==> flow/design.v (excerpt) <==
module conv (
input [4:0] stride,
input  conv_enable, 
output reg [18:0] address1 , address2, write_address,
output reg end_reach, full_conv_end, dot_sum_end,
input clk,
input reset,
input [9:0] w1 ,h1,w2,h2,
output reg [9:0] width, height
  );
reg [9:0] H1_index_outer , V1_index_outer ;
reg [5:0]	v1_index_inner , h1_index_inner ;
reg dot_sum_start ;
always @ (posedge clk) begin	 
		if (reset) begin
			H1_index_outer = 0;
			V1_index_outer = 0;
			v1_index_inner = 0;
			h1_index_inner = 0;
			address1 = 0;
			address2 = 0;
			write_address = 0;
			end_reach = 0;
			dot_sum_end = 0;
			dot_sum_start = 1;
			full_conv_end = 0;
			width = 0;
			height = 0;
		end
		else if (conv_enable) begin
				if (dot_sum_start) begin
						v1_index_inner = 0;
						h1_index_inner = 0;
						dot_sum_start = 0;
						dot_sum_end =0;
				end	
				if (!full_conv_end) begin
					address1 = address1 + 2'b01;
					h1_index_inner = h1_index_inner + 2'b01 ;
					if (h1_index_inner == w2) begin			 
						v1_index_inner = v1_index_inner + 1;
						h1_index_inner = 6'b0;								
						address1 = (v1_index_inner + V1_index_outer )* w1 + H1_index_outer;
					end	
					if (v1_index_inner == h2) begin			 
						H1_index_outer = H1_index_outer + stride;
						address1 = V1_index_outer * w1 + H1_index_outer ;
						dot_sum_start = 1;
						dot_sum_end =1;
						v1_index_inner = 6'b0;
					end
					if ((H1_index_outer + w2) > w1	) begin		 
						width = H1_index_outer;
						dot_sum_start = 1;
						V1_index_outer = V1_index_outer + stride;
						H1_index_outer = 10'b0000000000;
						address1 = V1_index_outer * w1;
					end
					if (address1 == h1*w1 ) 		full_conv_end = 1;		 
					if ((address1 + 1) == h1*w1 ) 		height = V1_index_outer + 1;
  ...
Size: about 2900 cells after synthesis, about 110 flip-flops.
Settings: LEC_CHECK=0, CAP_MARGIN=40, CELL_PAD_IN_SITES_DETAIL_PLACEMENT=1, CELL_PAD_IN_SITES_GLOBAL_PLACEMENT=1, CORE_ASPECT_RATIO=0.73, CORE_MARGIN=2, CORE_UTILIZATION=36, CTS_CLUSTER_DIAMETER=192, CTS_CLUSTER_SIZE=21, GPL_TIMING_DRIVEN=1, HOLD_SLACK_MARGIN=-0.1, PLACE_DENSITY=0.52, SLEW_MARGIN=20, TNS_END_PERCENT=35; clock period 16.8 ns.
run.sh (not shown) runs the stock make flow with config.mk's settings and CLKGATE_MAP_FILE=.
The starting point produced a clean layout.
Next try:
- CAP_MARGIN: 40 -> 20
- CELL_PAD_IN_SITES_DETAIL_PLACEMENT: 1 -> unset
- CELL_PAD_IN_SITES_GLOBAL_PLACEMENT: 1 -> unset
- CORE_ASPECT_RATIO: 0.73 -> unset
- CORE_UTILIZATION: 36 -> 58
- CTS_CLUSTER_DIAMETER: 192 -> unset
- CTS_CLUSTER_SIZE: 21 -> unset
- GPL_TIMING_DRIVEN: 1 -> unset
- HOLD_SLACK_MARGIN: -0.1 -> unset
- PLACE_DENSITY: 0.52 -> unset
- TNS_END_PERCENT: 35 -> unset
- clock period: 16.8 -> 8.79 ns (I/O delays scaled with it)
Effect: Now the flow completed and failed the layout checks on negative setup slack. Clock-buffer cell count is unchanged. Critical path depth rose by 2. Power rose by 140%. Sequential share of layout area fell by 1.1 points.
Next try:
- CORE_UTILIZATION: 58 -> 68
- CTS_CLUSTER_DIAMETER: unset -> 63
- CTS_CLUSTER_SIZE: unset -> 61
- MAX_ROUTING_LAYER: unset -> met4
- TNS_END_PERCENT: unset -> 5
After rerunning: The changed run completed and failed the layout checks on negative setup slack; via count climbs by about 13%; power goes up by about 5%; fmax drops by 8.2%; global-route usage came out higher by 12 points; non-clock buffer count drops by 9.
Next try:
- CORE_UTILIZATION: 68 -> 58
- CTS_CLUSTER_DIAMETER: 63 -> unset
- CTS_CLUSTER_SIZE: 61 -> unset
- MAX_ROUTING_LAYER: met4 -> unset
- TNS_END_PERCENT: 5 -> unset
- clock period: 8.79 -> 5.9 ns (I/O delays scaled with it)
The new run finished but failed the layout checks on negative setup slack. Die size increases by 17%. Setup slack got worse by 1900 ps. Count of clock-buffer cells in the layout went down by 1. Core utilization drops by 6.7 points.


== JK ==
Starting RTL as in the previous note.
Design conv, start of the top module:
module conv (
input [4:0] stride,
input  conv_enable, 
output reg [18:0] address1 , address2, write_address,
output reg end_reach, full_conv_end, dot_sum_end,
input clk,
input reset,
input [9:0] w1 ,h1,w2,h2,
output reg [9:0] width, height
  );
reg [9:0] H1_index_outer , V1_index_outer ;
reg [5:0]	v1_index_inner , h1_index_inner ;
reg dot_sum_start ;
always @ (posedge clk) begin	 
		if (reset) begin
			H1_index_outer = 0;
			V1_index_outer = 0;
			v1_index_inner = 0;
			h1_index_inner = 0;
			address1 = 0;
			address2 = 0;
			write_address = 0;
			end_reach = 0;
			dot_sum_end = 0;
			dot_sum_start = 1;
			full_conv_end = 0;
			width = 0;
			height = 0;
		end
		else if (conv_enable) begin
				if (dot_sum_start) begin
						v1_index_inner = 0;
						h1_index_inner = 0;
						dot_sum_start = 0;
						dot_sum_end =0;
				end	
				if (!full_conv_end) begin
					address1 = address1 + 2'b01;
					h1_index_inner = h1_index_inner + 2'b01 ;
					if (h1_index_inner == w2) begin			 
						v1_index_inner = v1_index_inner + 1;
						h1_index_inner = 6'b0;								
						address1 = (v1_index_inner + V1_index_outer )* w1 + H1_index_outer;
					end	
					if (v1_index_inner == h2) begin			 
						H1_index_outer = H1_index_outer + stride;
						address1 = V1_index_outer * w1 + H1_index_outer ;
						dot_sum_start = 1;
						dot_sum_end =1;
						v1_index_inner = 6'b0;
					end
					if ((H1_index_outer + w2) > w1	) begin		 
						width = H1_index_outer;
						dot_sum_start = 1;
  ...
export LEC_CHECK = 0
export CAP_MARGIN = 5
export CORE_MARGIN = 2
export CORE_UTILIZATION = 70
export CTS_CLUSTER_DIAMETER = 142
export CTS_CLUSTER_SIZE = 38
export SETUP_SLACK_MARGIN = -0.6
export SLEW_MARGIN = 20
create_clock -name core_clock -period 5.97 [get_ports {clk}]
The flow ended early for JK: it failed with a tool error in 5_1_grt.
[inputs] MS vs JK
# JK
export LEC_CHECK = 0
export CAP_MARGIN = 5
export CORE_MARGIN = 2
export CORE_UTILIZATION = 70
export CTS_CLUSTER_DIAMETER = 142
export CTS_CLUSTER_SIZE = 38
export SETUP_SLACK_MARGIN = -0.6
export SLEW_MARGIN = 20
create_clock -name core_clock -period 5.97 [get_ports {clk}]
# MS
export LEC_CHECK = 0
export CAP_MARGIN = 20
export CORE_MARGIN = 2
export CORE_UTILIZATION = 65
export MAX_ROUTING_LAYER = met4
export SLEW_MARGIN = 20
create_clock -name core_clock -period 8.8 [get_ports {clk}]
Notes after the runs:
- From JK to MS the numbers moved as follows: post-synthesis chip area from yosys roughly the same; cell area reported after detailed placement dropped 1200 um2; buffer depth of the longest clock path level; global placer's final weighted congestion decreased by 0.050 relative to the old numbers.
- MS ran in full, but the layout does not pass; the checks complain about setup timing.


Starting RTL as in the previous note.
Settings: LEC_CHECK=0, CAP_MARGIN=20, CORE_ASPECT_RATIO=0.5, CORE_MARGIN=2, CORE_UTILIZATION=72, CTS_CLUSTER_DIAMETER=294, CTS_CLUSTER_SIZE=97, HOLD_SLACK_MARGIN=0.29, PLACE_DENSITY=0.42, SETUP_SLACK_MARGIN=-0.56, SLEW_MARGIN=20, TNS_END_PERCENT=30; clock period 6.1 ns.
The first run did not get past global routing.
==> next run, changes <==
- CORE_ASPECT_RATIO: 0.5 -> unset
- CORE_UTILIZATION: 72 -> 11
- CTS_CLUSTER_DIAMETER: 294 -> unset
- CTS_CLUSTER_SIZE: 97 -> unset
- HOLD_SLACK_MARGIN: 0.29 -> unset
- PLACE_DENSITY: 0.42 -> unset
- SETUP_SLACK_MARGIN: -0.56 -> unset
- TNS_END_PERCENT: 30 -> unset
- clock period: 6.1 -> 13.7 ns (I/O delays scaled with it)
Outcome: The changed run went through all stages and came out clean. Synthesized cell count stays the same. Area after synthesis does not change. Die area rose to 6.4 times its value.
==> next run, changes <==
- CORE_UTILIZATION: 11 -> 72
- PLACE_DENSITY_LB_ADDON: unset -> 0.19
- clock period: 13.7 -> 9.6 ns (I/O delays scaled with it)
Setup slack degrades by 870 ps; total power climbs by 71%; non-clock buffer count climbs by 207; die size drops by 84%; clock-buffer cell count stays the same; global-route usage climbs by 36 points; clock power climbs by 36%.
==> next run, changes <==
- CTS_CLUSTER_DIAMETER: unset -> 54
- SETUP_SLACK_MARGIN: unset -> 2.75
After rerunning: The new run ended with an error in global routing on ODB-0269. Synthesized cell count stays the same. Die area stays the same. Synthesized area does not change.
==> next run, changes <==
- CORE_UTILIZATION: 72 -> 52
- CTS_CLUSTER_DIAMETER: 54 -> unset
- PLACE_DENSITY_LB_ADDON: 0.19 -> unset
- SETUP_SLACK_MARGIN: 2.75 -> unset
- clock period: 9.6 -> 10.6 ns (I/O delays scaled with it)
=>
- The changed run ran to the end with no violations
- synthesized area does not change
- die area went up by about 38%
- synthesized cell count is unchanged
==> next run, changes <==
- CORE_UTILIZATION: 52 -> 40
- HOLD_SLACK_MARGIN: unset -> 0.07
- PLACE_DENSITY: unset -> 0.93
- clock period: 10.6 -> 11.0 ns (I/O delays scaled with it)
Effect:
- The changed run completed without violations
- core utilization fell by 15 points
- worst setup slack degrades by 27 ps
- clock power fell by 9.0%
- die size rose by 29%
- power fell by 9.7%
- routed wire length fell by 2.9%
- synthesized area stays the same


Starting RTL as in the previous note.
Settings: LEC_CHECK=0, CAP_MARGIN=0, CELL_PAD_IN_SITES_GLOBAL_PLACEMENT=0, CORE_ASPECT_RATIO=1.04, CORE_MARGIN=2, CORE_UTILIZATION=72, CTS_CLUSTER_DIAMETER=25, CTS_CLUSTER_SIZE=59, MAX_ROUTING_LAYER=met4, PLACE_DENSITY=0.65, SLEW_MARGIN=20; clock period 9.06 ns.
The starting point did not get past global routing (5_1_grt).
Edit:
==> flow/config.mk (replaced) <==
export PLATFORM = sky130hd
export DESIGN_NAME = conv
export DESIGN_NICKNAME = conv
export VERILOG_FILES = /design/flow/design.v
export SDC_FILE = /design/flow/constraint.sdc
export NUM_CORES = 4
export LEC_CHECK = 0
export CAP_MARGIN = 20
export CORE_MARGIN = 2
export CORE_UTILIZATION = 58
export SLEW_MARGIN = 20
==> flow/constraint.sdc (replaced) <==
create_clock -name core_clock -period 8.5 [get_ports {clk}]
set_input_delay 1.7000 -clock core_clock [delete_from_list [all_inputs] [get_ports {clk}]]
set_output_delay 1.7000 -clock core_clock [all_outputs]
set_load 0.01 [all_outputs]
With this change the flow produced a layout that fails on setup timing; synthesized cell count is unchanged; die area rose by a quarter to a third; synthesized area does not change.
Edit:
--- a/flow/config.mk
+++ b/flow/config.mk
@@ -9,3 +9,5 @@
 export CORE_MARGIN = 2
 export CORE_UTILIZATION = 58
+export CTS_CLUSTER_DIAMETER = 237
+export CTS_CLUSTER_SIZE = 98
 export SLEW_MARGIN = 20
==> flow/constraint.sdc (replaced) <==
create_clock -name core_clock -period 11.0 [get_ports {clk}]
set_input_delay 2.2000 -clock core_clock [delete_from_list [all_inputs] [get_ports {clk}]]
set_output_delay 2.2000 -clock core_clock [all_outputs]
set_load 0.01 [all_outputs]
With this change the flow finished clean; clock skew rises by 0.013 ns; synthesized cell count is unchanged; clock-buffer cell count falls by 1; wire length falls by about a fifth; setup slack improves by 1.5 ns; cell area falls by about a fifth; sequential share of layout area rises by 1.3 points; first-iteration DRC count falls by about a fifth.


== old ==
Starting RTL as in the previous note.
clock: 6.1 ns
lec_check: 0
abc_area: 1
cap_margin: 20
core_aspect_ratio: 0.5
core_margin: 2
core_utilization: 72
cts_cluster_diameter: 294
cts_cluster_size: 97
place_density: 0.42
slew_margin: 20
tns_end_percent: 5
No final results exist for old, since it was stopped by error GRT-0116 during global routing.
Changes in new relative to old:
# old
export LEC_CHECK = 0
export ABC_AREA = 1
export CAP_MARGIN = 20
export CORE_ASPECT_RATIO = 0.5
export CORE_MARGIN = 2
export CORE_UTILIZATION = 72
export CTS_CLUSTER_DIAMETER = 294
export CTS_CLUSTER_SIZE = 97
export PLACE_DENSITY = 0.42
export SLEW_MARGIN = 20
export TNS_END_PERCENT = 5
create_clock -name core_clock -period 6.1 [get_ports {clk}]
# new
export LEC_CHECK = 0
export CAP_MARGIN = 20
export CORE_ASPECT_RATIO = 0.5
export CORE_MARGIN = 2
export CORE_UTILIZATION = 72
export CTS_CLUSTER_DIAMETER = 294
export CTS_CLUSTER_SIZE = 97
export PLACE_DENSITY = 0.42
export SETUP_SLACK_MARGIN = 1.46
export SLEW_MARGIN = 20
export TNS_END_PERCENT = 30
create_clock -name core_clock -period 6.1 [get_ports {clk}]
==> comparison <==
Status(new) = ERROR, stage = clock tree synthesis
Going from old to new, share of synthesized cell area in and, or, nand and nor gates decreased 1.9 points; adder-cell area share of the yosys netlist increased 0.94 points; synthesized area decreased about 2.3%; area share of and-or/or-and cells after synthesis increased 2.3 points; number of distinct library cells after synthesis increased 62%.


The RTL this note starts from:
==> flow/design.v <==
`timescale 1ns / 1ps
module conv (
input [4:0] stride,
input  conv_enable, 
output reg [18:0] address1 , address2, write_address,
output reg end_reach, full_conv_end, dot_sum_end,
input clk,
input reset,
input [9:0] w1 ,h1,w2,h2,
output reg [9:0] width, height
  );
reg [9:0] H1_index_outer , V1_index_outer ;
reg [5:0]	v1_index_inner , h1_index_inner ;
reg dot_sum_start ;
always @ (posedge clk) begin	 
		if (reset) begin
			H1_index_outer = 0;
			V1_index_outer = 0;
			v1_index_inner = 0;
			h1_index_inner = 0;
			address1 = 0;
			address2 = 0;
			write_address = 0;
			end_reach = 0;
			dot_sum_end = 0;
			dot_sum_start = 1;
			full_conv_end = 0;
			width = 0;
			height = 0;
		end
		else if (conv_enable) begin
				if (dot_sum_start) begin
						v1_index_inner = 0;
						h1_index_inner = 0;
						dot_sum_start = 0;
						dot_sum_end =0;
				end	
				if (!full_conv_end) begin
					address1 = address1 + 2'b01;
					h1_index_inner = h1_index_inner + 2'b01 ;
					if (h1_index_inner == w2) begin			 
						v1_index_inner = v1_index_inner + 1;
						h1_index_inner = 6'b0;								
						address1 = (v1_index_inner + V1_index_outer )* w1 + H1_index_outer;
					end	
					if (v1_index_inner == h2) begin			 
						H1_index_outer = H1_index_outer + stride;
						address1 = V1_index_outer * w1 + H1_index_outer ;
						dot_sum_start = 1;
						dot_sum_end =1;
						v1_index_inner = 6'b0;
					end
					if ((H1_index_outer + w2) > w1	) begin		 
						width = H1_index_outer;
						dot_sum_start = 1;
						V1_index_outer = V1_index_outer + stride;
						H1_index_outer = 10'b0000000000;
						address1 = V1_index_outer * w1;
					end
					if (address1 == h1*w1 ) 		full_conv_end = 1;		 
					if ((address1 + 1) == h1*w1 ) 		height = V1_index_outer + 1;
					address2 = v1_index_inner*w2 + h1_index_inner;
					if (dot_sum_start)	write_address	= write_address + 1;
				end
		end
    end
endmodule 
clock: 9.6 ns
lec_check: 0
cap_margin: 20
core_margin: 2
core_utilization: 72
cts_cluster_size: 25
place_density_lb_addon: 0.19
setup_slack_margin: 2.86
slew_margin: 20
The baseline ended with an error in 5_1_grt.
Next try:
Settings changed: CORE_UTILIZATION 72 to 40, CTS_CLUSTER_SIZE 25 to unset, PLACE_DENSITY_LB_ADDON 0.19 to unset, SETUP_SLACK_MARGIN 2.86 to unset.
Clock period 9.6 ns to 5.94 ns, I/O delays scaled along.
After rerunning:
- This time the run completed and failed the layout checks on setup timing
- synthesized cell count is unchanged
- die size goes up by 78%
- synthesized area stays the same


Starts from the design.v that is shown in full above.
make LEC_CHECK=0 CAP_MARGIN=0 CELL_PAD_IN_SITES_GLOBAL_PLACEMENT=1 CORE_ASPECT_RATIO=0.73 CORE_MARGIN=2 CORE_UTILIZATION=36 CTS_CLUSTER_DIAMETER=192 CTS_CLUSTER_SIZE=59 PLACE_DENSITY=0.57 SLEW_MARGIN=20 finish   # period 16.8 ns
Change:
Settings changed: CELL_PAD_IN_SITES_GLOBAL_PLACEMENT 1 to 0, CORE_UTILIZATION 36 to 68, CTS_CLUSTER_SIZE 59 to 33, PLACE_DENSITY 0.57 to unset, SETUP_SLACK_MARGIN set to -0.76.
Clock period 16.8 ns to 11.4 ns, I/O delays scaled along.
Effect: This time the run completed, yet does not pass: setup timing. Combinational power climbs by 47%. Total power grows by 48%. Design area goes down by about 1.4%. Worst setup slack loses 3.7 ns.
Change:
Settings changed: CAP_MARGIN 0 to 20, CELL_PAD_IN_SITES_GLOBAL_PLACEMENT 0 to unset, CORE_ASPECT_RATIO 0.73 to unset, CORE_UTILIZATION 68 to 40, CTS_CLUSTER_DIAMETER 192 to unset, CTS_CLUSTER_SIZE 33 to unset, SETUP_SLACK_MARGIN -0.76 to unset.
Clock period 11.4 ns to 11.0 ns, I/O delays scaled along.
Result: This time the run produced a clean layout. Sequential share of layout area is lower by 0.26 points. Worst setup slack gains 0.62 ns. Core utilization is lower by 31 points. Cell count is higher by 11%. Final area is higher by 3.2%. Non-clock buffer count is higher by 53. Die size is higher by 68%. Critical path depth is lower by 6. Area after synthesis stays the same.
Change:
Clock period 11.0 ns to 10.6 ns, I/O delays scaled along.
Core utilization went up by 0.67 points.
Hold slack gets worse by 0.0040 ns.
Total power went up by 8.4%.
Flip-flop count is unchanged.
Change:
Settings changed: CTS_CLUSTER_DIAMETER set to 191, CTS_CLUSTER_SIZE set to 53, PLACE_DENSITY set to 0.35.
Clock period 10.6 ns to 11.0 ns, I/O delays scaled along.
Effect:
- The changed run finished clean
- via count decreases by 2.6%
- sequential share of layout area went up by 0.18 points
- die area is unchanged
- area after synthesis is unchanged
- setup slack gains 0.093 ns
- combinational power shrinks by about 8%
- cell count came out lower by 1.9%
- routed wire length came out higher by about 1.5%
Power figures rest on the tool's default switching activity, not on a simulated workload.
